[flow/run.sh]
#!/bin/bash
# the make line also repeats each setting of config.mk as NAME=value (left out here)
make -C /OpenROAD-flow-scripts/flow DESIGN_CONFIG=/design/flow/config.mk WORK_HOME=/design/flow/orfs CLKGATE_MAP_FILE= finish
[flow/config.mk]
export PLATFORM = sky130hd
export DESIGN_NAME = CPU
export DESIGN_NICKNAME = CPU
export VERILOG_FILES = /design/flow/design.v
export SDC_FILE = /design/flow/constraint.sdc
export NUM_CORES = 4
export LEC_CHECK = 0
export CAP_MARGIN = 20
export CORE_MARGIN = 2
export CORE_UTILIZATION = 56
export SETUP_SLACK_MARGIN = 2.35
export SLEW_MARGIN = 20
[flow/constraint.sdc]
create_clock -name core_clock -period 8.62 [get_ports {Clock}]
set_input_delay 1.7240 -clock core_clock [delete_from_list [all_inputs] [get_ports {Clock}]]
set_output_delay 1.7240 -clock core_clock [all_outputs]
set_load 0.01 [all_outputs]
[flow/design.v]
`timescale 1ns / 1ps
module ALUmod(
    input wire [15:0] A,
    input wire [15:0] B,
    input wire [3:0] opcode,
    output reg [15:0] S,
    input wire [3:0] opext,
    output reg [4:0] CLFZN
    );
always@(A,B,opcode,opext) 
	begin
	  casex({opcode, opext})
	    8'b0000_0101:  
		 begin
		   CLFZN = 0;
		   {CLFZN[4], S} = A + B;
			CLFZN[2] = (~A[15]&~B[15]&S[15]) | (A[15]&B[15]&~S[15]);
		 end
		 8'b0101_xxxx:  
		 begin
			CLFZN = 0;		 
		   {CLFZN[4], S} = A + B;
			CLFZN[2] = (~A[15]&~B[15]&S[15]) | (A[15]&B[15]&S[15]);
		 end
		 8'b0000_0110:  
		 begin
			CLFZN = 0;		 
		   {CLFZN[4], S} = A + B;			 
			CLFZN[2] = CLFZN[4];
		 end
		 8'b0110_xxxx:  
		 begin
			CLFZN = 0;
		   {CLFZN[4],S} = A + B;			 
			CLFZN[2] = CLFZN[4];	 
		 end
		8'b0000_1001:  
		begin
			CLFZN = 0;
			S = B - A;			
			if( A[15] != B[15] && B[15] == S[15]) CLFZN[2] = 1'b1;  
		end
		8'b1001_xxxx:  
		begin
			CLFZN = 0;
			S = B - A;			
			if( A[15] != B[15] && B[15] == S[15]) CLFZN[2] = 1'b1;  
		end 
		8'b0011_xxxx:  
		begin
			CLFZN = {1'b0,
				A > B,
				1'b0,
				A == B,
				$signed(A) > $signed(B)};
			S = 0;
		end 
		8'b1011_xxxx:  
		begin
			CLFZN = {1'b0,
						A > B,
						1'b0,
						A == B,
						$signed(A) > $signed(B)};
		   S = 0;
		end 		
		8'b0000_0001:  
		begin
		   CLFZN = 0;  
			S = A & B;
		end
		8'b0000_0010:  
		begin
			CLFZN = 0; 
			S = A | B;
		end
		8'b0000_0011:  
		begin
			CLFZN = 0;
			S = A ^ B;
		end
		8'b0000_0100:  
		begin
			CLFZN = 0;
			S = !A;
		end
		8'b0000_1100:  
		begin
			CLFZN = 0;
			S = A << 1;
		end
		8'b0000_1110:  
		begin
			CLFZN = 0;
			S = A >> 1;
		end
		8'b1110_xxxx:  
		begin
			CLFZN = 0;
			S = A >> 1;
		end
		8'b0000_0111:  
		begin
			CLFZN = 0;
			S = {A[14:0], A[0]};
		end
		8'b0000_1000:  
		begin
			CLFZN = 0;
			S = {A[15], A[15:1]};
		end
		8'b0000_1101:  
		begin
			CLFZN = 0;
			S = A;
		end
		8'b1000_xxxx:  
		begin
			CLFZN = 0;
			S = A;
		end
		8'b0111_xxxx:  
		begin
			CLFZN = 0;
			S = {A[15:8],B[7:0]};
		end
		default:
		begin
			CLFZN = 0;
			S = 0;
		end
	  endcase
	end
endmodule
`timescale 1ns / 1ps
module BusMux(
    input [1:0] Select,
    input [15:0] InputA,
    input [15:0] InputB,
    input [15:0] InputC,
	 input [15:0] InputD,
    output reg [15:0] Output
    );
	always @(*)
	begin
		case(Select)
			2'h0: Output = InputA;
			2'h1: Output = InputB;
			2'h2: Output = InputC;
			2'h3: Output = InputD;
		endcase
	end
endmodule
module Mux2(
    input [0:0] Select,
    input [15:0] InputA,
    input [15:0] InputB,
    output reg [15:0] Output
    );
	always @(*)
	begin
		case(Select)
			2'h0: Output = InputA;
			2'h1: Output = InputB;
		endcase
	end
endmodule
`timescale 1ns / 1ps
module program_counter(
    input Clock,
    input Reset,
    input increment,
	 input [7:0] In,
    input [15:0] ImmIn,
    input WriteEnable,
    output reg [15:0] PC
    );
always @(posedge Clock, negedge Reset)
begin
	if(~Reset)
		begin
		PC <= 16'H0000;
		end
	else if(WriteEnable == 1'b1)
		begin
		PC <= ImmIn;
		end
	else if(increment == 1'b1)
		begin
		PC <= PC + In;
		PC <= {PC[15],PC[15:0]} + {{9{In[7]}},In[7:0]};
		end
	else
		begin
		PC <= PC;
		end
end
endmodule
`timescale 1ns / 1ps
module Processor_Status_Register(
	 input clock,
	 input reset,
	 input enable,
    input [4:0] CZLFM_in,
    output reg[4:0] CZLFN_out 
    );
always@(posedge clock, negedge reset)
begin
	if (~reset)
		CZLFN_out <= 0;
	else	
	if (enable)
		CZLFN_out <= CZLFM_in;
end
endmodule
`timescale 1ns / 1ps
module Reg16(
    input Clock,
    input Reset,
    input Write,
    input [15:0] In,
    output reg [15:0] Out
    );
	always @(posedge Clock, negedge Reset)
	begin
		if (~Reset)
			Out <= 0;
		else if (Write)
			Out <= In;
	end
endmodule
`timescale 1ns / 1ps
module RegFile2(
    input Clock,
    input Reset,
    input WriteEnable,
    input [3:0] SelectInput,
    input [3:0] SelectA,
    input [3:0] SelectB,
    input [15:0] In,
    output [15:0] A,
    output [15:0] B
    ); 
	 reg [15:0] registers [15:0];
	 always @(posedge Clock, negedge Reset)
	 begin
		if (~Reset)
		begin
		registers[0] <= 16'h0000;
		registers[1] <= 16'h0000;
		registers[2] <= 16'h0000;
		registers[3] <= 16'h0000;
		registers[4] <= 16'h0000;
		registers[5] <= 16'h0000;
		registers[6] <= 16'h0000;
		registers[7] <= 16'h0000;
		registers[8] <= 16'h0000;
		registers[9] <= 16'h0000;
		registers[10] <= 16'h0000;
		registers[11] <= 16'h0000;
		registers[12] <= 16'h0000;
		registers[13] <= 16'h0000;
		registers[14] <= 16'h0000;
		registers[15] <= 16'h0000; 
		end
		else
		begin
			if (WriteEnable)
				registers[SelectInput] <= In;
		end
	end 
	assign A = registers[SelectA];
	assign B = registers[SelectB];
endmodule
`timescale 1ns / 1ps
module SystemClock(
    input Clock,
    input Reset,
    output reg [15:0] Time
    );
	reg [15:0] count;
	always @(posedge Clock, negedge Reset)
	begin
		if (~Reset)
			begin
				Time <= 0;
				count <= 0;
			end
		else
			begin
				if (count > 16'h61a8)
					begin
						Time <= Time + 16'h0001;
						count <= 16'h0000;
					end
				else
					count <= count + 16'h0001;
			end
	end
endmodule
`timescale 1ns / 1ps
module CPU_Controller(
    input Clock,
    input Reset,
    input [15:0] INS,
    input [4:0] PSR,
	 input [7:0] GamePad,
	 input [15:0] SerialDataIn,
	 input SerialValid,
	 input [15:0] Time,
    output reg [3:0] OpCode,
    output reg [3:0] OpExt,
    output reg RegWrite,
    output reg [3:0] RegIn,
    output reg [3:0] RegA,
    output reg [3:0] RegB,
    output reg [15:0] Immediate,
	 output reg [7:0] PCImmediate,
    output reg [1:0] SelALU,
    output reg SelMEM,
    output reg MemRW,
    output reg PCWrite,
    output reg PCIncrement,
    output reg PCReset,
    output reg IRReset,
    output reg IRWrite,
    output reg PSRReset,
	 output reg PSREnable,
	 output reg VGAS_R,
	 output reg VGAS_E,
	 output reg VGAR_R,
	 output reg VGAR_E,
	 output reg SerialWrite,
	 output reg SerialRead
    );
	 reg state;
	always@(posedge Clock, negedge Reset)
	begin
		if (~Reset)
		begin
			state <= 0;
		end
		else
		begin
			state <= ~state;
		end
	end
	always@(*)
	begin
		if (~Reset)
		begin
			OpCode = 0;
			OpExt = 0;
			RegWrite = 0;
			RegA = 0;
			RegB = 0; 
			RegIn = 0;
			Immediate = 0; 
			PCImmediate = 0;
			SelALU = 0;
			SelMEM = 0;
			MemRW = 0;
			PCWrite = 0; 
			PCIncrement = 0;
			PCReset = 0;
			IRReset = 0;
			IRWrite = 0;
			PSRReset = 0;
			PSREnable = 0;
		   VGAS_R = 0;
	      VGAS_E = 0;
	      VGAR_R = 0;
	      VGAR_E = 0;
	      SerialWrite = 0;
			SerialRead = 0;
		end
		else  
		begin
		if (~state)
		begin
			OpCode = 0;
			OpExt = 0;
			RegWrite = 0;
			RegA = 0;
			RegB = 0; 
			RegIn = 0;
			Immediate = 0; 
			PCImmediate = 0;
			SelALU = 0;
			SelMEM = 1;
			MemRW = 0;
			IRWrite = 1;
			PCWrite = 0;
			PCIncrement = 0;
			PCReset = 1;
			IRReset = 1;
			PSRReset = 1;
			PSREnable = 0;
			VGAS_R = 1;
	      VGAS_E = 0;
	      VGAR_R = 1;
	      VGAR_E = 0;
	      SerialWrite = 0;
			SerialRead = 0;
		end
		else
			begin
				PSREnable = 1;
			casex (INS[15:0])
				16'b0000_xxxx_xxxx_xxxx:
					begin
						OpCode = INS[15:12];
						OpExt = INS[11:8];
						RegWrite = 1'b1; 
						RegIn = INS[3:0];
						RegA = INS[7:4];
						RegB = INS[3:0];
						PCImmediate = 8'h01; 
						Immediate = 16'h0000; 
						SelALU = 2'b01; 
						SelMEM = 1'b0; 
						MemRW = 1'b0;
						IRWrite = 1'b0;
						PCWrite = 1'b0;
						PCIncrement = 1'b1; 
						PCReset = 1'b1;
						IRReset = 1'b1;
						PSRReset = 1'b1;
						VGAS_R = 1;
						VGAS_E = 0;
						VGAR_R = 1;
						VGAR_E = 0;
						SerialWrite = 0;
						SerialRead = 0;	
					end
				16'b0001_0000_xxxx_xxxx:
				begin
						OpCode = 4'h0;
						OpExt = 4'h0;
						RegWrite = 1'b0; 
						RegIn = 4'b0;
						RegA = 4'b0;
						RegB = 4'b0;
						if(PSR[1] == 1 || PSR[0] == 1)
							PCImmediate = 8'h01;
						else
							PCImmediate = 8'h02; 
						Immediate = 16'h0000; 
						SelALU = 2'b01; 
						SelMEM = 1'b0; 
						MemRW = 1'b0;
						IRWrite = 1'b0;
						PCWrite = 1'b0;
						PCIncrement = 1'b1; 
						PCReset = 1'b1;
						IRReset = 1'b1;
						PSRReset = 1'b1;
						VGAS_R = 1;
						VGAS_E = 0;
						VGAR_R = 1;
						VGAR_E = 0;
						SerialWrite = 0;
						SerialRead = 0;
				end
				16'b0001_0001_xxxx_xxxx:
				begin
						OpCode = 4'h0;
						OpExt = 4'h0;
						RegWrite = 1'b0; 
						RegIn = 4'b0;
						RegA = 4'b0;
						RegB = 4'b0;
						if(PSR[3] == 1 || PSR[1] == 1)
							PCImmediate = 8'h01;
						else
							PCImmediate = 8'h02; 
						Immediate = 16'h0000; 
						SelALU = 2'b01; 
						SelMEM = 1'b0; 
						MemRW = 1'b0;
						IRWrite = 1'b0;
						PCWrite = 1'b0;
						PCIncrement = 1'b1; 
						PCReset = 1'b1;
						IRReset = 1'b1;
						PSRReset = 1'b1;
						VGAS_R = 1;
						VGAS_E = 0;
						VGAR_R = 1;
						VGAR_E = 0;
						SerialWrite = 0;
						SerialRead = 0;	
				end
				16'b0001_0010_xxxx_xxxx:
				begin
						OpCode = 4'h0;
						OpExt = 4'h0;
						RegWrite = 1'b0; 
						RegIn = 4'b0;
						RegA = 4'b0;
						RegB = 4'b0;
						if(PSR[1] == 1)
							PCImmediate = 8'h01;
						else
							PCImmediate = 8'h02; 
						Immediate = 16'h0000; 
						SelALU = 2'b01; 
						SelMEM = 1'b0; 
						MemRW = 1'b0;
						IRWrite = 1'b0;
						PCWrite = 1'b0;
						PCIncrement = 1'b1; 
						PCReset = 1'b1;
						IRReset = 1'b1;
						PSRReset = 1'b1;
						VGAS_R = 1;
						VGAS_E = 0;
						VGAR_R = 1;
						VGAR_E = 0;
						SerialWrite = 0;
						SerialRead = 0;	
				end
				16'b0001_0011_xxxx_xxxx:
				begin
						OpCode = 4'h0;
						OpExt = 4'h0;
						RegWrite = 1'b0; 
						RegIn = 4'b0;
						RegA = 4'b0;
						RegB = 4'b0;
						if(PSR[1] == 0 && PSR[0] == 0)
							PCImmediate = 8'h01;
						else
							PCImmediate = 8'h02; 
						Immediate = 16'h0000; 
						SelALU = 2'b01; 
						SelMEM = 1'b0; 
						MemRW = 1'b0;
						IRWrite = 1'b0;
						PCWrite = 1'b0;
						PCIncrement = 1'b1; 
						PCReset = 1'b1;
						IRReset = 1'b1;
						PSRReset = 1'b1;
						VGAS_R = 1;
						VGAS_E = 0;
						VGAR_R = 1;
						VGAR_E = 0;
						SerialRead = 0;
						SerialWrite = 0;						
				end
				16'b0001_0100_xxxx_xxxx:
				begin
						OpCode = 4'h0;
						OpExt = 4'h0;
						RegWrite = 1'b0; 
						RegIn = 4'b0;
						RegA = 4'b0;
						RegB = 4'b0;
						if(PSR[3] == 0)
							PCImmediate = 8'h01;
						else
							PCImmediate = 8'h02; 
						Immediate = 16'h0000; 
						SelALU = 2'b01; 
						SelMEM = 1'b0; 
						MemRW = 1'b0;
						IRWrite = 1'b0;
						PCWrite = 1'b0;
						PCIncrement = 1'b1; 
						PCReset = 1'b1;
						IRReset = 1'b1;
						PSRReset = 1'b1;
						VGAS_R = 1;
						VGAS_E = 0;
						VGAR_R = 1;
						VGAR_E = 0;
						SerialRead = 0;
						SerialWrite = 0;						
				end				
				16'b0011_xxxx_xxxx_xxxx:
				begin 
						OpCode = INS[15:12];
						OpExt = INS[11:8];
						RegWrite = 1'b0;
						RegIn = 4'h0;
						RegA = INS[7:4];
						RegB = INS[3:0];
						PCImmediate = 8'h01;
						Immediate = 16'h0000; 
						SelALU = 2'b01; 
						SelMEM = 1'b0; 
						MemRW = 1'b0;
						IRWrite = 1'b0;
						PCWrite = 1'b0;
						PCIncrement = 1'b1; 
						PCReset = 1'b1;
						IRReset = 1'b1;
						PSRReset = 1'b1;
						VGAS_R = 1;
						VGAS_E = 0;
						VGAR_R = 1;
						VGAR_E = 0;
						SerialRead = 0;
						SerialWrite = 0;						
				end
				16'b0101_xxxx_xxxx_xxxx:
				begin
						OpCode = INS[15:12];
						OpExt = INS[11:8];
						RegWrite = 1'b1;
						RegIn = INS[3:0];
						RegA = 4'h0;
						RegB = INS[3:0];
						PCImmediate = 8'h01;
						Immediate = {{8{INS[11]}},INS[11:4]}; 
						SelALU = 2'b00; 
						SelMEM = 1'b0; 
						MemRW = 1'b0;
						IRWrite = 1'b0;
						PCWrite = 1'b0;
						PCIncrement = 1'b1; 
						PCReset = 1'b1;
						IRReset = 1'b1;
						PSRReset = 1'b1;
						VGAS_R = 1;
						VGAS_E = 0;
						VGAR_R = 1;
						VGAR_E = 0;
						SerialRead = 0;
						SerialWrite = 0;						
				end
				16'b0110_xxxx_xxxx_xxxx:
				begin
						OpCode = INS[15:12];
						OpExt = INS[11:8];
						RegWrite = 1'b1;
						RegIn = INS[3:0];
						RegA = 4'h0;
						RegB = INS[3:0];
						PCImmediate = 8'h01;
						Immediate = {{8{1'b0}},INS[11:4]}; 
						SelALU = 2'b00; 
						SelMEM = 1'b0; 
						MemRW = 1'b0;
						IRWrite = 1'b0;
						PCWrite = 1'b0;
						PCIncrement = 1'b1; 
						PCReset = 1'b1;
						IRReset = 1'b1;
						PSRReset = 1'b1;
						VGAS_R = 1;
						VGAS_E = 0;
						VGAR_R = 1;
						VGAR_E = 0;
						SerialRead = 0;
						SerialWrite = 0;						
				end
				16'b0111_xxxx_xxxx_xxxx:
				begin
						OpCode = INS[15:12];
						OpExt = INS[11:8];
						RegWrite = 1'b1;
						RegIn = INS[3:0];
						RegA = 4'h0;
						RegB = INS[3:0];
						PCImmediate = 8'h01;
						Immediate = {INS[11:4],{8{1'b0}}}; 
						SelALU = 2'b00; 
						SelMEM = 1'b0; 
						MemRW = 1'b0;
						IRWrite = 1'b0;
						PCWrite = 1'b0;
						PCIncrement = 1'b1; 
						PCReset = 1'b1;
						IRReset = 1'b1;
						PSRReset = 1'b1;
						VGAS_R = 1;
						VGAS_E = 0;
						VGAR_R = 1;
						VGAR_E = 0;
						SerialRead = 0;
						SerialWrite = 0;						
				end		
				16'b1000_xxxx_xxxx_xxxx:
				begin
						OpCode = INS[15:12];
						OpExt = INS[11:8];
						RegWrite = 1'b1;
						RegIn = INS[3:0];
						RegA = 4'h0;
						RegB = INS[3:0];
						PCImmediate = 8'h01;
						Immediate = {{8{1'b0}},INS[11:4]}; 
						SelALU = 2'b00; 
						SelMEM = 1'b0; 
						MemRW = 1'b0;
						IRWrite = 1'b0;
						PCWrite = 1'b0;
						PCIncrement = 1'b1; 
						PCReset = 1'b1;
						IRReset = 1'b1;
						PSRReset = 1'b1;
						VGAS_R = 1;
						VGAS_E = 0;
						VGAR_R = 1;
						VGAR_E = 0;
						SerialRead = 0;
						SerialWrite = 0;						
				end
				16'b1001_xxxx_xxxx_xxxx:
				begin
						OpCode = INS[15:12];
						OpExt = INS[11:8];
						RegWrite = 1'b1;
						RegIn = INS[3:0];
						RegA = 4'h0;
						RegB = INS[3:0];
						PCImmediate = 8'h01;
						Immediate = {{8{INS[11]}},INS[11:4]}; 
						SelALU = 2'b00; 
						SelMEM = 1'b0; 
						MemRW = 1'b0;
						IRWrite = 1'b0;
						PCWrite = 1'b0;
						PCIncrement = 1'b1; 
						PCReset = 1'b1;
						IRReset = 1'b1;
						PSRReset = 1'b1;
						VGAS_R = 1;
						VGAS_E = 0;
						VGAR_R = 1;
						VGAR_E = 0;
						SerialRead = 0;
						SerialWrite = 0;						
				end
				16'b1010_0000_xxxx_xxxx:
				begin
						OpCode = 4'h0;
						OpExt = 4'h0;
						RegWrite = 1'b0; 
						RegIn = 4'b0;
						RegA = 4'b0;
						RegB = 4'b0;
						if(PSR[1] == 1 || PSR[0] == 1)
							PCImmediate = INS[7:0];
						else
							PCImmediate = 8'h01; 
						Immediate = 16'h0000; 
						SelALU = 2'b01; 
						SelMEM = 1'b0; 
						MemRW = 1'b0;
						IRWrite = 1'b0;
						PCWrite = 1'b0;
						PCIncrement = 1'b1; 
						PCReset = 1'b1;
						IRReset = 1'b1;
						PSRReset = 1'b1;
						VGAS_R = 1;
						VGAS_E = 0;
						VGAR_R = 1;
						VGAR_E = 0;
						SerialRead = 0;
						SerialWrite = 0;						
				end
				16'b1010_0001_xxxx_xxxx:
				begin
						OpCode = 4'h0;
						OpExt = 4'h0;
						RegWrite = 1'b0; 
						RegIn = 4'b0;
						RegA = 4'b0;
						RegB = 4'b0;
						if(PSR[3] == 1 || PSR[1] == 1)
							PCImmediate = INS[7:0];
						else
							PCImmediate = 8'h01; 
						Immediate = 16'h0000; 
						SelALU = 2'b01; 
						SelMEM = 1'b0; 
						MemRW = 1'b0;
						IRWrite = 1'b0;
						PCWrite = 1'b0;
						PCIncrement = 1'b1; 
						PCReset = 1'b1;
						IRReset = 1'b1;
						PSRReset = 1'b1;
						VGAS_R = 1;
						VGAS_E = 0;
						VGAR_R = 1;
						VGAR_E = 0;
						SerialRead = 0;
						SerialWrite = 0;						
				end
				16'b1010_0010_xxxx_xxxx:
				begin
						OpCode = 4'h0;
						OpExt = 4'h0;
						RegWrite = 1'b0; 
						RegIn = 4'b0;
						RegA = 4'b0;
						RegB = 4'b0;
						if(PSR[1] == 1)
							PCImmediate = INS[7:0];
						else
							PCImmediate = 8'h01; 
						Immediate = 16'h0000; 
						SelALU = 2'b01; 
						SelMEM = 1'b0; 
						MemRW = 1'b0;
						IRWrite = 1'b0;
						PCWrite = 1'b0;
						PCIncrement = 1'b1; 
						PCReset = 1'b1;
						IRReset = 1'b1;
						PSRReset = 1'b1;
						VGAS_R = 1;
						VGAS_E = 0;
						VGAR_R = 1;
						VGAR_E = 0;
						SerialRead = 0;
						SerialWrite = 0;						
				end
				16'b1010_0011_xxxx_xxxx:
				begin
						OpCode = 4'h0;
						OpExt = 4'h0;
						RegWrite = 1'b0; 
						RegIn = 4'b0;
						RegA = 4'b0;
						RegB = 4'b0;
						if(PSR[1] == 0 && PSR[0] == 0)
							PCImmediate = INS[7:0];
						else
							PCImmediate = 8'h01; 
						Immediate = 16'h0000; 
						SelALU = 2'b01; 
						SelMEM = 1'b0; 
						MemRW = 1'b0;
						IRWrite = 1'b0;
						PCWrite = 1'b0;
						PCIncrement = 1'b1; 
						PCReset = 1'b1;
						IRReset = 1'b1;
						PSRReset = 1'b1;
						VGAS_R = 1;
						VGAS_E = 0;
						VGAR_R = 1;
						VGAR_E = 0;
						SerialRead = 0;
						SerialWrite = 0;						
				end
				16'b1010_0100_xxxx_xxxx:
				begin
						OpCode = 4'h0;
						OpExt = 4'h0;
						RegWrite = 1'b0; 
						RegIn = 4'b0;
						RegA = 4'b0;
						RegB = 4'b0;
						if(PSR[3] == 0)
							PCImmediate = INS[7:0];
						else
							PCImmediate = 8'h01; 
						Immediate = 16'h0000; 
						SelALU = 2'b01; 
						SelMEM = 1'b0; 
						MemRW = 1'b0;
						IRWrite = 1'b0;
						PCWrite = 1'b0;
						PCIncrement = 1'b1; 
						PCReset = 1'b1;
						IRReset = 1'b1;
						PSRReset = 1'b1;
						VGAS_R = 1;
						VGAS_E = 0;
						VGAR_R = 1;
						VGAR_E = 0;
						SerialRead = 0;
						SerialWrite = 0;						
				end
				16'b1010_0101_xxxx_xxxx:
				begin
						OpCode = 4'h0;
						OpExt = 4'h0;
						RegWrite = 1'b0; 
						RegIn = 4'b0;
						RegA = 4'b0;
						RegB = 4'b0;
						PCImmediate = INS[7:0]; 
						Immediate = 16'h0000; 
						SelALU = 2'b01; 
						SelMEM = 1'b0; 
						MemRW = 1'b0;
						IRWrite = 1'b0;
						PCWrite = 1'b0;
						PCIncrement = 1'b1; 
						PCReset = 1'b1;
						IRReset = 1'b1;
						PSRReset = 1'b1;
						VGAS_R = 1;
						VGAS_E = 0;
						VGAR_R = 1;
						VGAR_E = 0;
						SerialRead = 0;
						SerialWrite = 0;						
				end				
				16'b1100_0000_xxxx_xxxx:
				begin
						OpCode = 4'b0000;
						OpExt = 4'b1101;
						RegWrite = 1'b0; 
						RegIn = 4'b0;
						RegA = INS[7:4];
						RegB = 4'b0;
						PCImmediate = 8'h00;
						Immediate = 16'h0000; 
						SelALU = 2'b01; 
						SelMEM = 1'b0; 
						MemRW = 1'b0;
						IRWrite = 1'b0;
						PCWrite = 1'b1;
						PCIncrement = 1'b0; 
						PCReset = 1'b1;
						IRReset = 1'b1;
						PSRReset = 1'b1;
						VGAS_R = 1;
						VGAS_E = 0;
						VGAR_R = 1;
						VGAR_E = 0;
						SerialRead = 0;
						SerialWrite = 0;						
				end
				16'b1100_0001_xxxx_xxxx:
				begin
						OpCode = 4'b0000;
						OpExt = 4'b1101;
						RegWrite = 1'b1; 
						RegIn = INS[3:0];
						RegA = 4'b0;
						RegB = 4'b0;
						PCImmediate = 8'h01;
						Immediate = 16'h0000; 
						SelALU = 2'b11; 
						SelMEM = 1'b0; 
						MemRW = 1'b0;
						IRWrite = 1'b0;
						PCWrite = 1'b0;
						PCIncrement = 1'b1; 
						PCReset = 1'b1;
						IRReset = 1'b1;
						PSRReset = 1'b1;
						VGAS_R = 1;
						VGAS_E = 0;
						VGAR_R = 1;
						VGAR_E = 0;
						SerialRead = 0;
						SerialWrite = 0;						
				end
				16'b1011_xxxx_xxxx_xxxx:
				begin 
						OpCode = INS[15:12];
						OpExt = INS[11:8];
						RegWrite = 1'b0;
						RegIn = 4'h0;
						RegA = INS[7:4];
						RegB = INS[3:0];
						PCImmediate = 8'h01;
						Immediate = {{8{INS[11]}},INS[11:4]}; 
						SelALU = 2'b00; 
						SelMEM = 1'b0; 
						MemRW = 1'b0;
						IRWrite = 1'b0;
						PCWrite = 1'b0;
						PCIncrement = 1'b1; 
						PCReset = 1'b1;
						IRReset = 1'b1;
						PSRReset = 1'b1;
						VGAS_R = 1;
						VGAS_E = 0;
						VGAR_R = 1;
						VGAR_E = 0;
						SerialRead = 0;
						SerialWrite = 0;						
				end
				16'b0100_0000_XXXX_XXXX:
				begin
						OpCode = 4'b0000;
						OpExt = 4'b1101;
						RegWrite = 1'b1;
						RegIn = INS[3:0];
						RegA = 4'h0;
						RegB = INS[7:4];
						PCImmediate = 8'h01;
						Immediate = 16'h0000; 
						SelALU = 2'b10; 
						SelMEM = 1'b0; 
						MemRW = 1'b0;
						IRWrite = 1'b0;
						PCWrite = 1'b0;
						PCIncrement = 1'b1; 
						PCReset = 1'b1;
						IRReset = 1'b1;
						PSRReset = 1'b1;
						VGAS_R = 1;
						VGAS_E = 0;
						VGAR_R = 1;
						VGAR_E = 0;
						SerialRead = 0;
						SerialWrite = 0;						
				end
				16'b0100_0001_XXXX_XXXX:
				begin
						OpCode = 4'b0000;
						OpExt = 4'b1101;
						RegWrite = 1'b0;
						RegIn = 4'h0;
						RegA = INS[3:0];
						RegB = INS[7:4];
						PCImmediate = 8'h01;
						Immediate = 16'h0000; 
						SelALU = 2'b01; 
						SelMEM = 1'b0; 
						MemRW = 1'b1;
						IRWrite = 1'b1;
						PCWrite = 1'b0;
						PCIncrement = 1'b1; 
						PCReset = 1'b1;
						IRReset = 1'b1;
						PSRReset = 1'b1;
						VGAS_R = 1;
						VGAS_E = 0;
						VGAR_R = 1;
						VGAR_E = 0;
						SerialRead = 0;
						SerialWrite = 0;						
				end
				16'b1101_0000_xxxx_xxxx:
				begin
						OpCode = 4'b0000;
						OpExt = 4'b1101;
						RegWrite = 1'b0;
						RegIn = 4'h0;
						RegA = INS[7:4];
						RegB = 4'h0;
						PCImmediate = 8'h01;
						Immediate = 16'h0000; 
						SelALU = 2'b01; 
						SelMEM = 1'b0; 
						MemRW = 1'b0;
						IRWrite = 1'b0;
						PCWrite = 1'b0;
						PCIncrement = 1'b1; 
						PCReset = 1'b1;
						IRReset = 1'b1;
						PSRReset = 1'b1;
						VGAS_R = 1;
						VGAS_E = 1;
						VGAR_R = 1;
						VGAR_E = 0;
						SerialRead = 0;
						SerialWrite = 0;						
				end	
				16'b1101_0001_xxxx_xxxx:
				begin
						OpCode = 4'b0000;
						OpExt = 4'b1101;
						RegWrite = 1'b0;
						RegIn = 4'h0;
						RegA = INS[7:4];
						RegB = 4'h0;
						PCImmediate = 8'h01;
						Immediate = 16'h0000; 
						SelALU = 2'b01; 
						SelMEM = 1'b0; 
						MemRW = 1'b0;
						IRWrite = 1'b0;
						PCWrite = 1'b0;
						PCIncrement = 1'b1; 
						PCReset = 1'b1;
						IRReset = 1'b1;
						PSRReset = 1'b1;
						VGAS_R = 1;
						VGAS_E = 0;
						VGAR_R = 1;
						VGAR_E = 1;
						SerialRead = 0;
						SerialWrite = 0;						
				end	
				16'b1101_0010_xxxx_xxxx:
				begin
						OpCode = 4'b0000;
						OpExt = 4'b1101;
						RegWrite = SerialValid; 
						RegIn = INS[3:0];
						RegA = 4'b0;
						RegB = 4'b0;
						if(~SerialValid)
							PCImmediate = 8'h01;
						else
							PCImmediate = 8'h02; 
						Immediate = SerialDataIn; 
						SelALU = 2'b00; 
						SelMEM = 1'b0; 
						MemRW = 1'b0;
						IRWrite = 1'b0;
						PCWrite = 1'b0;
						PCIncrement = 1'b1; 
						PCReset = 1'b1;
						IRReset = 1'b1;
						PSRReset = 1'b1;
						VGAS_R = 1;
						VGAS_E = 0;
						VGAR_R = 1;
						VGAR_E = 0;
						SerialRead = 1;
						SerialWrite = 0;						
				end
				16'b1101_0011_xxxx_xxxx:
				begin
						OpCode = 4'b0000;
						OpExt = 4'b1101;
						RegWrite = 1'b0; 
						RegIn = 4'b0;
						RegA = INS[7:4];
						RegB = 4'b0;
						PCImmediate = 8'h01; 
						Immediate = 16'h0000; 
						SelALU = 2'b01; 
						SelMEM = 1'b0; 
						MemRW = 1'b0;
						IRWrite = 1'b0;
						PCWrite = 1'b0;
						PCIncrement = 1'b1; 
						PCReset = 1'b1;
						IRReset = 1'b1;
						PSRReset = 1'b1;
						VGAS_R = 1;
						VGAS_E = 0;
						VGAR_R = 1;
						VGAR_E = 0;
						SerialRead = 0;
						SerialWrite = 1;						
				end				
				16'b1101_0100_xxxx_xxxx:
				begin
						OpCode = 4'b0000;
						OpExt = 4'b1101;
						RegWrite = 1'b1;
						RegIn = INS[3:0];
						RegA = 4'h0;
						RegB = 4'h0;
						PCImmediate = 8'h01;
						Immediate = {8'h00,GamePad[7:0]}; 
						SelALU = 2'b00; 
						SelMEM = 1'b0; 
						MemRW = 1'b0;
						IRWrite = 1'b0;
						PCWrite = 1'b0;
						PCIncrement = 1'b1; 
						PCReset = 1'b1;
						IRReset = 1'b1;
						PSRReset = 1'b1;
						VGAS_R = 1;
						VGAS_E = 0;
						VGAR_R = 1;
						VGAR_E = 0;
						SerialRead = 0;
						SerialWrite = 0;						
				end
				16'b1101_0101_xxxx_xxxx:
				begin
						OpCode = 4'b0000;
						OpExt = 4'b1101;
						RegWrite = 1'b1;
						RegIn = INS[3:0];
						RegA = 4'h0;
						RegB = 4'h0;
						PCImmediate = 8'h01;
						Immediate = Time; 
						SelALU = 2'b00; 
						SelMEM = 1'b0; 
						MemRW = 1'b0;
						IRWrite = 1'b0;
						PCWrite = 1'b0;
						PCIncrement = 1'b1; 
						PCReset = 1'b1;
						IRReset = 1'b1;
						PSRReset = 1'b1;
						VGAS_R = 1;
						VGAS_E = 0;
						VGAR_R = 1;
						VGAR_E = 0;
						SerialRead = 0;
						SerialWrite = 0;						
				end								
				16'bXXXX_XXXX_XXXX_XXXX:
				begin
						OpCode = 0;
						OpExt = 0;
						RegWrite = 1'b0;
						RegIn = 0;
						RegA = 0;
						RegB = 0;
						PCImmediate = 8'h01;
						Immediate = {{8{1'b1}},INS[11:4]}; 
						SelALU = 2'b00; 
						SelMEM = 2'b00; 
						MemRW = 1'b0;
						IRWrite = 1'b0;
						PCWrite = 1'b0;
						PCIncrement = 1'b1; 
						PCReset = 1'b1;
						IRReset = 1'b1;
						PSRReset = 1'b1;
						VGAS_R = 1;
						VGAS_E = 0;
						VGAR_R = 1;
						VGAR_E = 0;
						SerialRead = 0;
						SerialWrite = 0;						
				end
			endcase
			end
		end
	end
endmodule
`timescale 1ns / 1ps
module CPU(
    input Clock,
    input Reset,
    input [15:0] Mem_Data,
	 input SerialValid,
	 input [15:0] SerialDataIn,
	 input [7:0] GamePad,
    output [15:0] Mem_Addr,
    output Mem_Write,
    output [15:0] Data_Out,
	 output [15:0] VGA_Start,
	 output [15:0] VGA_Row,
	 output SerialSend,
	 output SerialRead,
	 output [15:0] SerialDataOut
    );
	 wire [15:0] INS_TO_CPU;
	 wire [4:0] PSR_TO_CPU;
	 wire [3:0] OpCode;
	 wire [3:0] OpExt;
	 wire [3:0] RegIn;
	 wire [3:0] RegA;
	 wire [3:0] RegB;
	 wire [15:0] Immediate;
	 wire [7:0] PCImmediate;
	 wire [1:0] SelALU;
	 wire [15:0] A_to_Mux;
	 wire [15:0] A_to_ALU;
	 wire [15:0] B;
	 wire [15:0] S;
	 wire [15:0] PC_OUT;
	 wire [4:0] ALU_TO_PSR;
	 wire [15:0] Time;
	 CPU_Controller CPU_Control(Clock, Reset, INS_TO_CPU, PSR_TO_CPU, 
											GamePad, SerialDataIn, SerialValid, Time,
											OpCode, OpExt, RegWrite, RegIn, RegA, RegB, 
											Immediate, PCImmediate, SelALU, SelMEM, 
											Mem_Write, PCWrite, PCIncrement, 
											PCReset, IRReset, IRWrite, PSRReset, PSREnable,
											VGAS_R, VGAS_E, VGAR_R, VGAR_E,
											SerialSend, SerialRead);
	 RegFile2 rf(Clock, Reset, RegWrite, RegIn, RegA, RegB, S, A_to_Mux, B);
	 ALUmod brain(A_to_ALU, B, OpCode, S, OpExt, ALU_TO_PSR);
	 BusMux alu_mux(SelALU, Immediate, A_to_Mux, Mem_Data, PC_OUT, A_to_ALU);
	 Mux2 mem_mux(SelMEM, B, PC_OUT, Mem_Addr);
	 program_counter pc(Clock, PCReset, PCIncrement, PCImmediate, S, PCWrite, PC_OUT);
	 Processor_Status_Register psr( Clock, PSRReset, PSREnable, ALU_TO_PSR, PSR_TO_CPU);
	 Reg16 InstructionRegister( Clock, IRReset,IRWrite, Mem_Data, INS_TO_CPU);
	 Reg16 VGASRegister( Clock, VGAS_R, VGAS_E, S, VGA_Start);
	 Reg16 VGARRegister( Clock, VGAR_R, VGAR_E, S, VGA_Row);
	 SystemClock timer(Clock, Reset, Time);
	 assign Data_Out = S;
	 assign SerialDataOut = S;
endmodule
==> results of run 1 <==
-- timing repair --
item / CTS / global route
pin swaps: 97 / 74
resized: 370 / 134
endpoints found under the setup margin: 218 / 251
setup buffers: 98 / 27
gates cloned: 5 / 6
-- per-layer routing --
metal | global-route usage [%] | up-vias
met5 | 0 | -
met4 | 42.1 | 6
met3 | 21.1 | 929
met2 | 76.8 | 2734
met1 | 65.2 | 12711
li1 | - | 10734
-- layout make-up --
| cell class | count | area [um2] | share of cell area, % |
|---|---|---|---|
| diodes | 1 | 2.50 | 0.00794 |
| inverters | 90 | 375 | 1.19 |
| clock inverters | 17 | 313 | 0.993 |
| multi-input cells | 1972 | 14500 | 46.2 |
| flip-flops and latches | 356 | 8910 | 28.3 |
| well taps | 539 | 674 | 2.14 |
| clock buffers | 56 | 1160 | 3.69 |
| repair buffers | 592 | 5520 | 17.5 |
==> impl_metrics.py, run 1 <==
# Generated from Yosys and OpenROAD reports
metrics = {
    "power": {
        "maxPowerGroup": "combinational cells",
        "p_comb_mw": 4.22,
        "combPwrFrac_pct": 49.8,
        "power-per-cell-area_nw_per_um2": 269,
        "ir_drop_uv": 238,
        "p_seq_mw": 2.30,
        "switchingPower_mw": 3.53,
        "power_mw": 8.48,
        "pg_clk_mw": 1.96,
        "swShare_pct": 41.6,
        "p_seq_share_pct": 27.2,
        "power.leakage_nw": 13.8,
        "p_int_mw": 4.95,
        "p_clk_share_pct": 23.1,
    },
    "drt": {
        "vias_per_cell": 7.48,
        "dr_wl_met3_mm": 19.6,
        "highest_layer": "met5",
        "drt-wirelength-per-cell_um": 33.4,
        "drt_iter0_markers": 5274,
        "drc_errors": 0,
        "dr_total_vias": 27114,
        "routed_wl_mm": 121,
        "dr_wl_met2_mm": 48.9,
        "drt_first_pass_iters": 17,
        "ant_nets": 0,
        "m1WireLength_mm": 40.1,
    },
    "setup_path": {
        "crit_path_max_incr_delay_ns": 0.39,
        "path_class": "in -> out",
        "critPathMaxFanout": 7,
        "crit_cells": 27,
        "crit_buf_inv": 9,
        "end_kind": "output pin",
        "crit_top_cell": "buf_6",
        "path_delay_family": "AND-OR/OR-AND gates",
        "r2r_cells": 47,
        "slowest_stage": "o31ai_4",
        "r2r-end": "psr.CZLFN_out[0]",
        "r2r_start": "InstructionRegister.Out[10]",
        "crit_start": "Reset",
        "start_kind": "primary input",
        "endpoint": "SerialDataOut[15]",
        "arrival_ns": 6.64,
        "critPathRequiredTime_ns": 6.90,
        "r2r_slack_ns": 0.36,
    },
    "sta": {
        "rsz0062_at_grt": "true",
        "finalSetupTns_ns": 0,
        "fmax_mhz": 120,
        "setup_slack_ns": 0.256,
        "maxSlewViolCount": 0,
        "finalClockSkew_ns": 0.0311,
        "finalWorstPathRequiredPeriod_ns": 8.36,
        "finalClockPeriodUsage_pct": 97.0,
        "worst_slew_pin_slew_ns": 1.13,
        "hold_viol_final": 0,
        "hold_ws_ns": 0.479,
        "setup_viol": 0,
        "max_slew_margin_pct": 24.3,
    },
    "floorplanning": {
        "coreArea_um2": 41700,
        "dieArea_um2": 43600,
        "initCoreUtil_pct": 56.4,
        "die.size.x_um": 209,
        "rows": 75,
        "ios": 126,
        "die_y_um": 209,
    },
    "hold_path": {
        "min_path_cells": 2,
        "hold_path_end": "VGARRegister.Out[2]",
        "min_from": "VGARRegister.Out[2]",
        "hold_path_class": "reg -> reg",
    },
    "yosys": {
        "synth_top_area_share_pct": 37.9,
        "yosysMostFrequentCell": "dfrtp_1",
        "synthCells": 2645,
        "ys_chip_area_um2": 23500,
        "syn-num-nets": 2773,
        "ys_seq_share_pct": 37.9,
        "synth-edff-count": 0,
        "area_leaders": "dfrtp_1 (38%), mux2_2 (6.1%), a21oi_1 (4.5%), ha_1 (4.4%), nor2_1 (4.2%)",
        "ys.warnings.count": 23,
        "yosys-stat-cells": 2645,
        "mux_share_pct": 6.43,
        "yosys.area.top_type": "dfrtp_1",
        "synthTopCellsByCount": "dfrtp_1 (356), nor2_1 (260), a21oi_1 (213)",
        "xor_share_pct": 1.49,
        "ys_sh_aoi_pct": 27.1,
        "synth_top_flop_cell": "dfrtp_1",
        "fa_ha_area_share_pct": 4.62,
        "synthSimpleGateAreaFrac_pct": 16.7,
        "ys_ff": 356,
        "postSynth.asyncResetShare_pct": 100,
        "avgSynthCellArea_um2": 8.88,
        "logic_family": "AND-OR/OR-AND gates",
        "synth_area_um2": 23500,
        "synth_cell_types": 101,
    },
    "layout": {
        "fin_util_pct": 75.6,
        "final_cells": 3623,
        "layout.nets": 3180,
        "n_fill_cell": 2870,
        "area_delta_synth_final_pct": 34.1,
        "fin_area_um2": 31500,
    },
    "global_route": {
        "grt_pass1_vias": 26313,
        "antenna_found_initial": 3,
        "grt_overflow": 0,
        "grt_max_degree": 178,
        "grtUsageTotal_pct": 53.9,
        "grt_pass1_wl_mm": 173,
    },
    "placed_design": {
        "post-place-ws_ns": -0.322,
        "placed_area_um2": 27400,
        "port_buffers": 125,
        "place.gp.congestion": 1.10,
        "dp_hpwl_mm": 80.5,
        "place_inst": 3413,
    },
    "cts": {
        "cts_sinks": 356,
        "clkSlewWorstSetupHoldPaths_ns": 0.06,
        "insertion_delay_ns": 0.60,
        "hold_buffers": 0,
        "root_buffer": "clkbuf_16",
        "clock_path_buffers": 3,
        "h-tree-depth": 2,
        "cts_tree": "built",
        "numCtsBuffers": 40,
    },
    "run": {
        "drv_cap": 0,
        "log.warning_count": 83,
    },
    "status": {
        "outcome": "no timing/DRC/antenna violations",
    },
}
==> inputs of run 2 (changes only) <==
Settings changed: ABC_AREA set to 1, CORE_UTILIZATION 56 to 71, CTS_CLUSTER_DIAMETER set to 371, CTS_CLUSTER_SIZE set to 100, PLACE_DENSITY set to 0.39, SETUP_SLACK_MARGIN 2.35 to unset, TNS_END_PERCENT set to 5.
Clock period 8.62 ns to 7.44 ns, I/O delays scaled along.
==> impl_metrics.py, run 2 <==
# Metrics from the implementation run
metrics = {
    "placed_design": {
        "port_buffers": 125,
        "place.gp.congestion": 1.21,
        "post-place-ws_ns": -0.820,
        "dp_hpwl_mm": 72.4,
    },
    "yosys": {
        "ys_ff": 356,
        "yosys-stat-cells": 3481,
        "avgSynthCellArea_um2": 6.80,
        "ys_chip_area_um2": 23700,
        "xor_share_pct": 1.22,
        "ys.warnings.count": 23,
        "synth_top_area_share_pct": 37.7,
        "area_leaders": "dfrtp_1 (38%), nand2_1 (19%), o21ai_0 (7.1%), inv_1 (5.6%), nor2_1 (5.1%)",
        "synth_area_um2": 23700,
        "synthCells": 3481,
        "yosysMostFrequentCell": "nand2_1",
        "postSynth.asyncResetShare_pct": 100,
        "synth-edff-count": 0,
        "yosys.area.top_type": "dfrtp_1",
        "synthSimpleGateAreaFrac_pct": 30.9,
        "synth_top_flop_cell": "dfrtp_1",
        "fa_ha_area_share_pct": 4.59,
        "ys_sh_aoi_pct": 16.4,
        "synthTopCellsByCount": "nand2_1 (1172), dfrtp_1 (356), inv_1 (350)",
        "mux_share_pct": 0,
        "logic_family": "simple AND/OR/NAND/NOR gates",
        "syn-num-nets": 3609,
        "ys_seq_share_pct": 37.7,
        "synth_cell_types": 58,
    },
    "status": {
        "outcome": "stopped before the end",
        "lastStage": "global routing (5_1_grt)",
    },
    "floorplanning": {
        "die.size.x_um": 187,
        "die_y_um": 187,
        "ios": 126,
        "coreArea_um2": 32700,
        "rows": 66,
        "initCoreUtil_pct": 72.3,
        "dieArea_um2": 34800,
    },
    "cts": {
        "root_buffer": "clkbuf_16",
        "h-tree-depth": 1,
        "hold_buffers": 0,
        "cts_sinks": 356,
        "clock_path_buffers": 3,
        "numCtsBuffers": 7,
    },
}
==> run 2: stage by stage <==
stage	cells	hold slack, ns	setup TNS (ns)	power, mW	area [um2]
after CTS	4245	0.482	-0.0897	5.56	28000
after global placement	4224	0.445	-8.98	4.65	27300
after floorplan	3481	0.432	0	3.46	23700
after detailed placement	4225	0.454	-14.31	4.75	27300
==> run 2: repair_timing <==
item,CTS
setup endpoints to repair,26
pin swaps,10
resized,117
gates cloned,0
buffers inserted,12
==> inputs of run 3 (changes only) <==
Settings changed: ABC_AREA 1 to 0, CAP_MARGIN 20 to 25, CELL_PAD_IN_SITES_GLOBAL_PLACEMENT set to 3, CORE_MARGIN 2 to 9, CORE_UTILIZATION 71 to 21, CTS_CLUSTER_DIAMETER 371 to 76, CTS_CLUSTER_SIZE 100 to unset, MAX_ROUTING_LAYER set to met4, MIN_ROUTING_LAYER set to met1, PLACE_DENSITY 0.39 to unset, TNS_END_PERCENT 5 to 35.
Clock period 7.44 ns to 11.7 ns, I/O delays scaled along.
==> impl_metrics.py, run 3 <==
# Generated from Yosys and OpenROAD reports
metrics = {
    "status": {
        "outcome": "no timing/DRC/antenna violations",
    },
    "yosys": {
        "area_leaders": "dfrtp_1 (38%), mux2_2 (6.1%), a21oi_1 (4.5%), ha_1 (4.4%), nor2_1 (4.2%)",
        "synthSimpleGateAreaFrac_pct": 16.7,
        "synth_area_um2": 23500,
        "fa_ha_area_share_pct": 4.62,
        "syn-num-nets": 2773,
        "mux_share_pct": 6.43,
        "synthCells": 2645,
        "postSynth.asyncResetShare_pct": 100,
        "synth-edff-count": 0,
        "xor_share_pct": 1.49,
        "synth_top_flop_cell": "dfrtp_1",
        "yosys-stat-cells": 2645,
        "ys_seq_share_pct": 37.9,
        "synth_top_area_share_pct": 37.9,
        "yosys.area.top_type": "dfrtp_1",
        "synth_cell_types": 101,
        "ys_ff": 356,
        "synthTopCellsByCount": "dfrtp_1 (356), nor2_1 (260), a21oi_1 (213)",
        "avgSynthCellArea_um2": 8.88,
        "ys_chip_area_um2": 23500,
        "ys.warnings.count": 23,
        "logic_family": "AND-OR/OR-AND gates",
        "yosysMostFrequentCell": "dfrtp_1",
        "ys_sh_aoi_pct": 27.1,
    },
    "global_route": {
        "grt_max_degree": 76,
        "grt_pass1_wl_mm": 195,
        "antenna_found_initial": 6,
        "grt_pass1_vias": 23457,
        "grtUsageTotal_pct": 22.3,
        "grt_overflow": 0,
    },
    "placed_design": {
        "port_buffers": 125,
        "place.gp.congestion": 0.938,
        "dp_hpwl_mm": 104,
        "place_inst": 4199,
        "post-place-ws_ns": 0.259,
    },
    "power": {
        "power-per-cell-area_nw_per_um2": 197,
        "combPwrFrac_pct": 40.6,
        "p_clk_share_pct": 29.2,
        "ir_drop_uv": 98.4,
        "swShare_pct": 43.5,
        "p_int_mw": 3.21,
        "power.leakage_nw": 12.0,
        "maxPowerGroup": "combinational cells",
        "switchingPower_mw": 2.47,
        "p_seq_mw": 1.72,
        "p_seq_share_pct": 30.2,
        "p_comb_mw": 2.31,
        "pg_clk_mw": 1.66,
    },
    "floorplanning": {
        "rows": 122,
        "die.size.x_um": 353,
        "coreArea_um2": 111000,
        "dieArea_um2": 124000,
        "initCoreUtil_pct": 21.2,
        "die_y_um": 353,
        "ios": 126,
    },
    "sta": {
        "finalClockPeriodUsage_pct": 97.2,
        "fmax_mhz": 88.0,
        "max_slew_margin_pct": 22.2,
        "setup_viol": 0,
        "hold_viol_final": 0,
        "rsz0062_at_grt": "false",
        "maxSlewViolCount": 0,
        "finalClockSkew_ns": 0.0335,
        "setup_slack_ns": 0.331,
        "finalWorstPathRequiredPeriod_ns": 11.37,
        "worst_slew_pin_slew_ns": 1.15,
        "finalSetupTns_ns": 0,
    },
    "setup_path": {
        "path_class": "reg -> out",
        "start_kind": "flip-flop",
        "r2r-end": "pc.PC[14]",
        "endpoint": "Data_Out[14]",
        "crit_start": "InstructionRegister.Out[9]",
        "crit_buf_inv": 5,
        "path_delay_family": "AND-OR/OR-AND gates",
        "r2r_start": "InstructionRegister.Out[9]",
        "r2r_cells": 23,
        "r2r_slack_ns": 3.32,
        "crit_top_cell": "a21o_1",
        "end_kind": "output pin",
        "cp_cell_sequence": "nor3_1 -> buf_4 -> nand3_1 -> a22oi_1 -> and3_1 -> buf_4 -> a22oi_1 -> nand3_1 -> nor2_1 -> a21oi_1 -> inv_1 -> ha_1 -> a21o_1 -> a21o_1 -> a21o_1 -> a21o_1 -> a21o_1 -> a21oi_1 -> a221oi_1 -> o2111a_1 -> inv_1 -> clkdlybuf4s50_1",
        "crit_cells": 22,
        "crit_path_max_incr_delay_ns": 0.91,
        "arrival_ns": 9.03,
        "critPathMaxFanout": 22,
        "slowest_stage": "nor3_1",
        "critPathRequiredTime_ns": 9.36,
    },
    "cts": {
        "cts_setup_buffers": 0,
        "root_buffer": "clkbuf_16",
        "numCtsBuffers": 49,
        "clock_path_buffers": 3,
        "hold_buffers": 0,
        "cts_sinks": 356,
        "clkSlewWorstSetupHoldPaths_ns": 0.06,
        "h-tree-depth": 2,
        "insertion_delay_ns": 0.65,
        "cts_tree": "built",
    },
    "layout": {
        "final_cells": 4294,
        "area_delta_synth_final_pct": 23.0,
        "layout.nets": 2892,
        "fin_util_pct": 26.1,
    },
    "hold_path": {
        "min_path_cells": 2,
        "min_from": "VGASRegister.Out[3]",
        "hold_path_class": "reg -> reg",
        "hold_path_end": "VGASRegister.Out[3]",
    },
    "drt": {
        "drt-wirelength-per-cell_um": 32.8,
        "vias_per_cell": 5.51,
        "drt_first_pass_iters": 8,
        "drc_errors": 0,
        "dr_total_vias": 23672,
        "routed_wl_mm": 141,
        "drt_iter0_markers": 2709,
        "ant_nets": 0,
    },
    "run": {
        "log.warning_count": 75,
        "drv_cap": 0,
    },
}
run 3: timing repair:
item                       in CTS  in global routing
resized                         0                  3
hold endpoints to repair        0                  0
setup endpoints to repair       0                  4
run 3: metrics by stage:
step | power [mW] | hold WS, ns | area, um2
2_1_floorplan | 2.79 | 0.445 | 23500
3_3_place_gp | 4.03 | 0.466 | 27000
3_5_place_dp | 4.03 | 0.475 | 27100
4_1_cts | 5.72 | 0.493 | 28800
5_1_grt | 5.95 | 0.518 | 28900
6_report | 5.68 | 0.488 | 28900
run 3: layer usage:
layer  global-route usage, %  share of wire [%]  vias to the layer above
li1                        -                  -                    10160
met1                    28.9                 44                    12108
met2                    35.7                 46                     1167
met3                    3.40                6.2                      237
met4                    7.08                3.5                        0
met5                       -                  0                        -
run 3: cell type report:
type | instances | area, um2
multi-input cells | 1972 | 13400
diodes | 2 | 5.00
repair buffers | 295 | 2580
well taps | 1488 | 1860
fillers | 11951 | 81900
clock inverters | 27 | 377
clock buffers | 64 | 1390
flip-flops and latches | 356 | 8910
inverters | 90 | 339
==> inputs of run 4 (changes only) <==
Settings changed: ABC_AREA 0 to 1, CAP_MARGIN 25 to 10, CELL_PAD_IN_SITES_DETAIL_PLACEMENT set to 1, CORE_UTILIZATION 21 to 44, CTS_CLUSTER_DIAMETER 76 to 199, HOLD_SLACK_MARGIN set to 0.02, PLACE_DENSITY_LB_ADDON set to 0.08.
==> impl_metrics.py, run 4 <==
# Metrics from the implementation run
metrics = {
    "yosys": {
        "area_leaders": "dfrtp_1 (38%), nand2_1 (19%), o21ai_0 (7.1%), inv_1 (5.6%), nor2_1 (5.1%)",
        "ys.warnings.count": 23,
        "synthTopCellsByCount": "nand2_1 (1172), dfrtp_1 (356), inv_1 (350)",
        "yosysMostFrequentCell": "nand2_1",
        "postSynth.asyncResetShare_pct": 100,
        "synth_top_flop_cell": "dfrtp_1",
        "mux_share_pct": 0,
        "synth_area_um2": 23700,
        "syn-num-nets": 3609,
        "synth-edff-count": 0,
        "synth_cell_types": 58,
        "ys_seq_share_pct": 37.7,
        "yosys.area.top_type": "dfrtp_1",
        "ys_chip_area_um2": 23700,
        "synthCells": 3481,
        "ys_sh_aoi_pct": 16.4,
        "yosys-stat-cells": 3481,
        "avgSynthCellArea_um2": 6.80,
        "xor_share_pct": 1.22,
        "ys_ff": 356,
        "logic_family": "simple AND/OR/NAND/NOR gates",
        "fa_ha_area_share_pct": 4.59,
        "synth_top_area_share_pct": 37.7,
        "synthSimpleGateAreaFrac_pct": 30.9,
    },
    "floorplanning": {
        "rows": 84,
        "dieArea_um2": 62400,
        "die.size.x_um": 250,
        "die_y_um": 250,
        "initCoreUtil_pct": 44.8,
        "coreArea_um2": 52900,
    },
    "status": {
        "outcome": "stopped before the end",
        "stop_error": "[ERROR FLW-0024] Place density exceeds 1.0 (current PLACE_DENSITY_LB_ADDON =  0.08). Please check if the value of  PLACE_DENSITY_LB_ADDON is between 0 and 0.99.",
        "lastStage": "global placement without I/O (3_1_place_gp_skip_io)",
    },
}
==> inputs of run 5 (changes only) <==
Settings changed: CAP_MARGIN 10 to 40, CELL_PAD_IN_SITES_DETAIL_PLACEMENT 1 to unset, CELL_PAD_IN_SITES_GLOBAL_PLACEMENT 3 to 2, CORE_ASPECT_RATIO set to 1.92, CORE_MARGIN 9 to 2, CORE_UTILIZATION 44 to 72, CTS_CLUSTER_DIAMETER 199 to unset, CTS_CLUSTER_SIZE set to 73, GPL_ROUTABILITY_DRIVEN set to 0, GPL_TIMING_DRIVEN set to 1, HOLD_SLACK_MARGIN 0.02 to unset, MAX_ROUTING_LAYER met4 to unset, MIN_ROUTING_LAYER met1 to unset, PLACE_DENSITY_LB_ADDON 0.08 to 0.05, SETUP_SLACK_MARGIN set to -0.28, SLEW_MARGIN 20 to 25, TNS_END_PERCENT 35 to unset.
Clock period 11.7 ns to 14.3 ns, I/O delays scaled along.
==> impl_metrics.py, run 5 <==
# Metrics from the implementation run
metrics = {
    "yosys": {
        "synthSimpleGateAreaFrac_pct": 30.9,
        "ys_sh_aoi_pct": 16.4,
        "avgSynthCellArea_um2": 6.80,
        "synth_cell_types": 58,
        "ys_chip_area_um2": 23700,
        "synth_area_um2": 23700,
        "fa_ha_area_share_pct": 4.59,
        "logic_family": "simple AND/OR/NAND/NOR gates",
        "synthCells": 3481,
        "synth_top_flop_cell": "dfrtp_1",
        "ys_ff": 356,
        "syn-num-nets": 3609,
        "ys_seq_share_pct": 37.7,
        "ys.warnings.count": 23,
        "mux_share_pct": 0,
        "yosys-stat-cells": 3481,
        "xor_share_pct": 1.22,
        "postSynth.asyncResetShare_pct": 100,
        "yosys.area.top_type": "dfrtp_1",
        "yosysMostFrequentCell": "nand2_1",
        "area_leaders": "dfrtp_1 (38%), nand2_1 (19%), o21ai_0 (7.1%), inv_1 (5.6%), nor2_1 (5.1%)",
        "synth_top_area_share_pct": 37.7,
        "synth-edff-count": 0,
        "synthTopCellsByCount": "nand2_1 (1172), dfrtp_1 (356), inv_1 (350)",
    },
    "floorplanning": {
        "die_y_um": 255,
        "die.size.x_um": 135,
        "coreArea_um2": 32600,
        "rows": 92,
        "dieArea_um2": 34400,
        "initCoreUtil_pct": 72.6,
    },
    "status": {
        "outcome": "stopped before the end",
        "lastStage": "global placement without I/O (3_1_place_gp_skip_io)",
        "stop_error": "[ERROR FLW-0024] Place density exceeds 1.0 (current PLACE_DENSITY_LB_ADDON =  0.05). Please check if the value of  PLACE_DENSITY_LB_ADDON is between 0 and 0.99.",
    },
}
==> inputs of run 6 (changes only) <==
Settings changed: ABC_AREA 1 to unset, CAP_MARGIN 40 to 20, CELL_PAD_IN_SITES_GLOBAL_PLACEMENT 2 to unset, CORE_ASPECT_RATIO 1.92 to unset, CORE_UTILIZATION 72 to 58, CTS_CLUSTER_SIZE 73 to unset, GPL_ROUTABILITY_DRIVEN 0 to unset, GPL_TIMING_DRIVEN 1 to unset, PLACE_DENSITY set to 0.6, PLACE_DENSITY_LB_ADDON 0.05 to unset, SETUP_SLACK_MARGIN -0.28 to unset, SLEW_MARGIN 25 to 20, TNS_END_PERCENT set to 5.
Clock period 14.3 ns to 10.6 ns, I/O delays scaled along.
==> impl_metrics.py, run 6 <==
# Generated from Yosys and OpenROAD reports
metrics = {
    "placed_design": {
        "port_buffers": 125,
        "place.gp.congestion": 1.16,
        "place_inst": 3219,
        "placed_area_um2": 25700,
        "dp_hpwl_mm": 76.2,
        "post-place-ws_ns": 0.191,
    },
    "sta": {
        "fmax_mhz": 96.3,
        "finalClockSkew_ns": 0.0295,
        "setup_slack_ns": 0.212,
        "finalWorstPathRequiredPeriod_ns": 10.39,
        "hold_viol_final": 0,
        "maxSlewViolCount": 0,
        "finalClockPeriodUsage_pct": 98.0,
        "worst_slew_pin_slew_ns": 1.20,
        "finalSetupTns_ns": 0,
        "setup_viol": 0,
        "rsz0062_at_grt": "true",
        "max_slew_margin_pct": 19.3,
    },
    "hold_path": {
        "hold_path_class": "reg -> reg",
        "hold_path_end": "VGASRegister.Out[2]",
        "min_path_cells": 2,
        "min_from": "VGASRegister.Out[2]",
    },
    "drt": {
        "drt_first_pass_iters": 14,
        "m1WireLength_mm": 36.4,
        "dr_total_vias": 24960,
        "drt-wirelength-per-cell_um": 32.5,
        "routed_wl_mm": 107,
        "drc_errors": 0,
        "vias_per_cell": 7.58,
        "highest_layer": "met5",
        "drt_iter0_markers": 4987,
        "dr_wl_met3_mm": 16.4,
        "ant_nets": 0,
        "dr_wl_met2_mm": 44.0,
    },
    "cts": {
        "insertion_delay_ns": 0.60,
        "clkSlewWorstSetupHoldPaths_ns": 0.06,
        "cts_tree": "built",
        "cts_sinks": 356,
        "h-tree-depth": 2,
        "clock_path_buffers": 3,
        "numCtsBuffers": 38,
        "root_buffer": "clkbuf_16",
    },
    "global_route": {
        "grt_overflow": 0,
        "grt_max_degree": 77,
        "grtUsageTotal_pct": 50.5,
        "grt_pass1_vias": 24021,
        "grt_pass1_wl_mm": 156,
        "antenna_found_initial": 4,
    },
    "yosys": {
        "mux_share_pct": 6.43,
        "synth_top_flop_cell": "dfrtp_1",
        "ys_seq_share_pct": 37.9,
        "ys_ff": 356,
        "yosysMostFrequentCell": "dfrtp_1",
        "synth_cell_types": 101,
        "avgSynthCellArea_um2": 8.88,
        "ys_sh_aoi_pct": 27.1,
        "ys_chip_area_um2": 23500,
        "synth_top_area_share_pct": 37.9,
        "synthTopCellsByCount": "dfrtp_1 (356), nor2_1 (260), a21oi_1 (213)",
        "synthCells": 2645,
        "syn-num-nets": 2773,
        "xor_share_pct": 1.49,
        "area_leaders": "dfrtp_1 (38%), mux2_2 (6.1%), a21oi_1 (4.5%), ha_1 (4.4%), nor2_1 (4.2%)",
        "postSynth.asyncResetShare_pct": 100,
        "synthSimpleGateAreaFrac_pct": 16.7,
        "yosys-stat-cells": 2645,
        "logic_family": "AND-OR/OR-AND gates",
        "yosys.area.top_type": "dfrtp_1",
        "ys.warnings.count": 23,
        "synth_area_um2": 23500,
        "synth-edff-count": 0,
        "fa_ha_area_share_pct": 4.62,
    },
    "floorplanning": {
        "coreArea_um2": 39800,
        "dieArea_um2": 42100,
        "initCoreUtil_pct": 59.0,
        "die_y_um": 205,
        "rows": 73,
        "ios": 126,
        "die.size.x_um": 205,
    },
    "setup_path": {
        "crit_buf_inv": 6,
        "path_delay_family": "AND-OR/OR-AND gates",
        "r2r_cells": 22,
        "arrival_ns": 8.27,
        "crit_path_max_incr_delay_ns": 0.67,
        "end_kind": "output pin",
        "endpoint": "SerialDataOut[15]",
        "r2r-end": "rf.registers[4][15]",
        "slowest_stage": "or4b_1",
        "r2r_slack_ns": 2.76,
        "path_class": "in -> out",
        "r2r_start": "InstructionRegister.Out[13]",
        "critPathMaxFanout": 26,
        "crit_top_cell": "buf_4",
        "crit_start": "Reset",
        "start_kind": "primary input",
        "crit_cells": 25,
        "critPathRequiredTime_ns": 8.48,
    },
    "layout": {
        "fin_util_pct": 68.2,
        "layout.nets": 2864,
        "final_cells": 3292,
        "area_delta_synth_final_pct": 15.6,
        "fin_area_um2": 27200,
    },
    "power": {
        "power.leakage_nw": 11.7,
        "p_comb_mw": 2.35,
        "p_clk_share_pct": 26.0,
        "swShare_pct": 42.4,
        "p_int_mw": 3.31,
        "ir_drop_uv": 197,
        "maxPowerGroup": "combinational cells",
        "p_seq_share_pct": 33.1,
        "combPwrFrac_pct": 40.9,
        "power-per-cell-area_nw_per_um2": 212,
        "switchingPower_mw": 2.44,
        "pg_clk_mw": 1.50,
        "p_seq_mw": 1.90,
    },
    "run": {
        "drv_cap": 0,
        "log.warning_count": 78,
    },
    "status": {
        "outcome": "no timing/DRC/antenna violations",
    },
}
## run 6: per-layer routing
| layer | vias up | global-route usage, % |
|---|---|---|
| li1 | 10104 | - |
| met1 | 11921 | 61.1 |
| met2 | 2257 | 73.1 |
| met3 | 672 | 20.0 |
| met4 | 6 | 36.0 |
| met5 | - | 0 |
## run 6: stage by stage
step	hold WS (ns)	total power, mW
finish	0.482	5.75
global route	0.517	5.90
detailed placement	0.473	4.11
global placement	0.464	4.07
CTS	0.488	5.60
floorplan	0.445	3.07
## run 6: area by class of cell
type,instances,area (um2)
clock buffers,54,1110
flip-flops and latches,356,8910
diodes,1,2.50
well taps,525,657
multi-input cells,1972,13400
repair buffers,278,2440
clock inverters,16,275
fillers,3156,12700
inverters,90,339
## run 6: what timing repair did
action | in CTS | in global routing
resized | 0 | 8
setup endpoints to repair | 0 | 14
hold buffers | 0 | 0
buffers inserted | 0 | 0
endpoints found under the hold margin | 0 | 0
==> inputs of run 7 (changes only) <==
Settings changed: CORE_ASPECT_RATIO set to 0.73, CTS_CLUSTER_SIZE set to 31, TNS_END_PERCENT 5 to unset.
Clock period 10.6 ns to 7.19 ns, I/O delays scaled along.
==> impl_metrics.py, run 7 <==
# Generated from Yosys and OpenROAD reports
metrics = {
    "status": {
        "outcome": "failed layout checks",
        "so_faults": "setup timing",
    },
    "run": {
        "log.warning_count": 81,
        "drv_cap": 0,
    },
    "placed_design": {
        "port_buffers": 125,
        "dp_hpwl_mm": 83.3,
        "place.gp.congestion": 1.20,
        "placed_area_um2": 28800,
    },
    "yosys": {
        "area_leaders": "dfrtp_1 (38%), mux2_2 (6.1%), a21oi_1 (4.5%), ha_1 (4.4%), nor2_1 (4.2%)",
        "synthCells": 2645,
        "synthSimpleGateAreaFrac_pct": 16.7,
        "postSynth.asyncResetShare_pct": 100,
        "fa_ha_area_share_pct": 4.62,
        "synthTopCellsByCount": "dfrtp_1 (356), nor2_1 (260), a21oi_1 (213)",
        "yosys.area.top_type": "dfrtp_1",
        "synth_top_area_share_pct": 37.9,
        "synth-edff-count": 0,
        "xor_share_pct": 1.49,
        "synth_cell_types": 101,
        "ys.warnings.count": 23,
        "synth_top_flop_cell": "dfrtp_1",
        "synth_area_um2": 23500,
        "avgSynthCellArea_um2": 8.88,
        "yosysMostFrequentCell": "dfrtp_1",
        "logic_family": "AND-OR/OR-AND gates",
        "ys_seq_share_pct": 37.9,
        "ys_sh_aoi_pct": 27.1,
        "ys_chip_area_um2": 23500,
        "mux_share_pct": 6.43,
        "syn-num-nets": 2773,
    },
    "hold_path": {
        "hold_path_end": "VGARRegister.Out[3]",
        "hold_path_class": "reg -> reg",
        "min_from": "VGARRegister.Out[3]",
        "min_path_cells": 2,
    },
    "power": {
        "p_clk_share_pct": 22.1,
        "ir_drop_uv": 306,
        "power-per-cell-area_nw_per_um2": 308,
        "p_seq_mw": 2.77,
        "maxPowerGroup": "combinational cells",
        "power.leakage_nw": 14.2,
        "p_seq_share_pct": 28.4,
        "p_comb_mw": 4.82,
        "pg_clk_mw": 2.15,
        "switchingPower_mw": 4.15,
        "p_int_mw": 5.59,
        "power_mw": 9.74,
    },
    "sta": {
        "finalClockPeriodUsage_pct": 110,
        "worst_slew_pin_slew_ns": 1.08,
        "hold_viol_final": 0,
        "max_slew_margin_pct": 27.8,
        "setup_slack_ns": -0.706,
        "setup_viol": 26,
        "finalClockSkew_ns": 0.0281,
        "maxSlewViolCount": 0,
        "finalWorstPathRequiredPeriod_ns": 7.90,
    },
    "floorplanning": {
        "ios": 126,
        "die.size.x_um": 240,
        "die_y_um": 176,
        "rows": 62,
        "dieArea_um2": 42200,
        "initCoreUtil_pct": 59.3,
        "coreArea_um2": 39600,
    },
    "global_route": {
        "grt_pass1_vias": 26490,
        "grtUsageTotal_pct": 53.8,
        "antenna_found_initial": 12,
        "grt_max_degree": 87,
        "grt_overflow": 0,
    },
    "setup_path": {
        "r2r-end": "rf.registers[4][13]",
        "r2r_start": "InstructionRegister.Out[13]",
        "crit_cells": 25,
        "end_kind": "output pin",
        "start_kind": "flip-flop",
        "crit_path_max_incr_delay_ns": 0.60,
        "crit_buf_inv": 9,
        "slowest_stage": "or4b_4",
        "crit_top_cell": "buf_4",
        "arrival_ns": 6.46,
        "path_class": "reg -> out",
        "r2r_cells": 28,
        "r2r_slack_ns": 0.56,
        "critPathMaxFanout": 7,
        "endpoint": "Data_Out[13]",
    },
    "cts": {
        "numCtsBuffers": 38,
        "cts_tree": "built",
        "root_buffer": "clkbuf_16",
        "clock_path_buffers": 3,
        "cts_sinks": 356,
        "clkSlewWorstSetupHoldPaths_ns": 0.07,
        "insertion_delay_ns": 0.59,
        "hold_buffers": 0,
        "h-tree-depth": 2,
    },
    "drt": {
        "ant_nets": 0,
        "drc_errors": 0,
        "routed_wl_mm": 117,
        "drt_first_pass_iters": 15,
        "dr_total_vias": 28091,
        "drt-wirelength-per-cell_um": 31.1,
        "vias_per_cell": 7.44,
    },
    "layout": {
        "fin_area_um2": 31700,
        "layout.nets": 3326,
        "final_cells": 3774,
        "area_delta_synth_final_pct": 34.7,
    },
}
## run 7: cell type report
| type | instances | area, um2 | area share (%) |
|---|---|---|---|
| clock buffer | 49 | 1040 | 3.29 |
| sequential | 356 | 8910 | 28.2 |
| clock inverter | 18 | 275 | 0.870 |
| antenna | 5 | 12.5 | 0.0395 |
| timing repair buffer | 740 | 6130 | 19.4 |
| tap | 544 | 681 | 2.15 |
| inverter | 90 | 360 | 1.14 |
| multi-input combinational | 1972 | 14200 | 45.0 |
## run 7: repair_timing
| item | 4_1_cts | 5_1_grt |
|---|---|---|
| setup endpoints to repair | 32 | 32 |
| pin swaps | 88 | 35 |
| buffers inserted | 65 | 20 |
| resized | 282 | 45 |
## run 7: metrics by stage
stage,setup slack [ns],setup TNS (ns),hold WS (ns),utilization [%]
2_1_floorplan,-0.475,-1.49,0.445,-
3_3_place_gp,-1.09,-20.06,0.462,72.6
3_5_place_dp,-1.17,-22.30,0.469,72.6
4_1_cts,-0.490,-5.52,0.483,78.9
5_1_grt,-0.691,-10.41,0.521,79.8
6_report,-0.706,-9.13,0.490,79.8
## run 7: per-layer routing
| metal | track usage, % | vias up | wire (um) |
|---|---|---|---|
| li1 | - | 11029 | - |
| met1 | 68.4 | 13232 | 40400 |
| met2 | 71.5 | 2916 | 44100 |
| met3 | 29.7 | 898 | 23100 |
| met4 | 29.9 | 16 | 9480 |
| met5 | 3.61 | - | 347 |
Power is estimated from default activity; no workload was simulated.
